// drum_grid
module drum_grid
(input clock,
 input reset,                      
 input  [3*3*18-1:0] u_hit,        
 output [3*3*18-1:0] u_out         
);
clock: 15.4 ns
lec_check: 0
cap_margin: 20
core_aspect_ratio: 1.06
core_margin: 2
core_utilization: 72
cts_cluster_diameter: 289
cts_cluster_size: 35
gpl_timing_driven: 1
max_routing_layer: met5
place_density_lb_addon: 0.28
setup_slack_margin: 4.04
slew_margin: 20
tns_end_percent: 75
run.sh (not shown) runs the stock make flow with config.mk's settings and CLKGATE_MAP_FILE=.
The baseline died in 5_1_grt, error GRT-0116.
Then changed:
- CORE_ASPECT_RATIO: 1.06 -> not set
- CORE_UTILIZATION: 72 -> 71
- CTS_CLUSTER_DIAMETER: 289 -> not set
- CTS_CLUSTER_SIZE: 35 -> not set
- GPL_TIMING_DRIVEN: 1 -> not set
- MAX_ROUTING_LAYER: met5 -> not set
- PLACE_DENSITY_LB_ADDON: 0.28 -> not set
- SETUP_SLACK_MARGIN: 4.04 -> 2.79
- TNS_END_PERCENT: 75 -> not set
- clock period: 15.4 -> 21.8 ns (I/O delays scaled with it)
Effect:
- With this change the flow ran to the end with no violations
- synthesized area stays the same
- die size increases by 1.4%
- synthesized cell count stays the same
Then changed:
- CORE_UTILIZATION: 71 -> 61
- CTS_CLUSTER_DIAMETER: not set -> 38
- CTS_CLUSTER_SIZE: not set -> 48
- HOLD_SLACK_MARGIN: not set -> 0.3
- SETUP_SLACK_MARGIN: 2.79 -> 4.59
- clock period: 21.8 -> 15.6 ns (I/O delays scaled with it)
The new run finished but failed the layout checks on antenna violations, negative setup slack.
Final cell count rises by 21%.
Die area climbs by 16%.
Non-clock buffer count goes up by 4490.
Cell area goes up by 20%.
Utilization rises by 2.2 points.
Wire length goes up by 10%.
Critical path depth came out lower by 1.
Then changed:
- CORE_UTILIZATION: 61 -> 40
- CTS_CLUSTER_DIAMETER: 38 -> not set
- CTS_CLUSTER_SIZE: 48 -> not set
- HOLD_SLACK_MARGIN: 0.3 -> not set
- SETUP_SLACK_MARGIN: 4.59 -> not set
- clock period: 15.6 -> 25.0 ns (I/O delays scaled with it)
After rerunning: The new run passed the timing, design-rule and antenna checks. Worst hold slack degrades by 0.011 ns. Cell count fell by about 10%. Clock-buffer cell count fell by 74.
Then changed:
- CORE_UTILIZATION: 40 -> 71
- clock period: 25.0 -> 20.5 ns (I/O delays scaled with it)
What happened:
- The new run completed, yet does not pass: negative setup slack
- design area is higher by a few percent
- routed wire length barely changes
- utilization rose by 39 points
- via count grows by a little under a tenth
- non-clock buffer count rises by 1349
- setup slack degrades by 1.4 ns
- count of clock-buffer cells in the layout goes down by 2
- synthesized area does not change
- hold slack is worse by 0.0098 ns
- synthesized cell count stays the same
Then changed:
- CORE_UTILIZATION: 71 -> 40
- SETUP_SLACK_MARGIN: not set -> -2.0
- clock period: 20.5 -> 24.3 ns (I/O delays scaled with it)
Effect:
- The new run ran to the end with violations: negative setup slack
- sequential share of layout area increases by 0.26 points
- worst setup slack improved by 0.43 ns
- worst hold slack stays flat
- cell area decreases by 6.2%
- area after synthesis stays the same
- first-iteration DRC count decreases by 28%

Setup of run a:
drum_grid again, from the RTL that the note above started with.
make LEC_CHECK=0 ABC_AREA=1 CAP_MARGIN=30 CELL_PAD_IN_SITES_DETAIL_PLACEMENT=2 CELL_PAD_IN_SITES_GLOBAL_PLACEMENT=3 CORE_ASPECT_RATIO=0.53 CORE_MARGIN=3 CORE_UTILIZATION=58 CTS_CLUSTER_DIAMETER=149 CTS_CLUSTER_SIZE=21 SETUP_SLACK_MARGIN=5.0 SLEW_MARGIN=40 finish   # period 25.0 ns
Status(run a) = ERROR, stage = global placement without I/O
#### Input delta (run b over run a)
==> flow/config.mk <==
export PLATFORM = sky130hd
export DESIGN_NAME = drum_grid
export DESIGN_NICKNAME = drum_grid
export VERILOG_FILES = /design/flow/design.v
export SDC_FILE = /design/flow/constraint.sdc
export NUM_CORES = 4
export LEC_CHECK = 0
export CAP_MARGIN = 20
export CELL_PAD_IN_SITES_GLOBAL_PLACEMENT = 3
export CORE_MARGIN = 2
export CORE_UTILIZATION = 40
export SETUP_SLACK_MARGIN = 5.0
export SLEW_MARGIN = 25
- Run b ended with every stage complete and zero timing, DRC or antenna violations.
- Relative to run a, the number of core rows of run b is higher by 99.
- Fraction of the mapped netlist area in compound gates in run b is 0.31 points lower than in run a
- Placeable core area: run b worse than run a
- Share of synthesized cell area in full adder, half adder and majority cells was higher in the run labelled run b.
- When the final numbers for run b and run a were put side by side, the synthesized cell count turned out to be greater in run a.
- Post-synthesis instance area on run b is down relative to run a.

Starting RTL as in the previous note.
// drum_grid
module drum_grid
(input clock,
 input reset,                      
 input  [3*3*18-1:0] u_hit,        
 output [3*3*18-1:0] u_out         
);
Settings: LEC_CHECK=0, ABC_AREA=1, CAP_MARGIN=20, CORE_MARGIN=2, CORE_UTILIZATION=72, CTS_CLUSTER_DIAMETER=374, CTS_CLUSTER_SIZE=95, PLACE_DENSITY=0.4, SLEW_MARGIN=20; clock period 9.44 ns.
The baseline failed in 5_1_grt (GRT-0116).
Change:
ABC_AREA = unset   (was 1)
CAP_MARGIN = 35   (was 20)
CORE_UTILIZATION = 62   (was 72)
CTS_CLUSTER_DIAMETER = unset   (was 374)
CTS_CLUSTER_SIZE = unset   (was 95)
PLACE_DENSITY = unset   (was 0.4)
PLACE_DENSITY_LB_ADDON = 0.09   (was unset)
clock period = 14.7 ns   (was 9.44 ns; I/O delays follow)
Result:
- The new run ran to the end with violations: setup timing
- synthesized area decreases by about 4%
- die area increases by about 11%
- synthesized cell count falls by about 14%
Change:
CAP_MARGIN = 20   (was 35)
CORE_UTILIZATION = 67   (was 62)
GPL_TIMING_DRIVEN = 1   (was unset)
MAX_ROUTING_LAYER = met5   (was unset)
PLACE_DENSITY_LB_ADDON = unset   (was 0.09)
SETUP_SLACK_MARGIN = 5.0   (was unset)
TNS_END_PERCENT = 75   (was unset)
clock period = 24.3 ns   (was 14.7 ns; I/O delays follow)
This time the run completed with no timing, DRC or antenna violations.
Non-clock buffer count decreases by 3661.
Flip-flop count stays the same.
Critical path depth decreases by 6.
Final cell count decreases by roughly a tenth.
Worst setup slack gains 7.2 ns.
Synthesized cell count does not change.
Change:
CORE_UTILIZATION = 72   (was 67)
GPL_TIMING_DRIVEN = unset   (was 1)
MAX_ROUTING_LAYER = unset   (was met5)
PLACE_DENSITY_LB_ADDON = 0.08   (was unset)
SETUP_SLACK_MARGIN = unset   (was 5.0)
TNS_END_PERCENT = unset   (was 75)
clock period = 20.3 ns   (was 24.3 ns; I/O delays follow)
=> The new run ran to the end with violations: setup timing; via count rose by 4.5%; non-clock buffer count rose by 719; die size fell by about 7%.
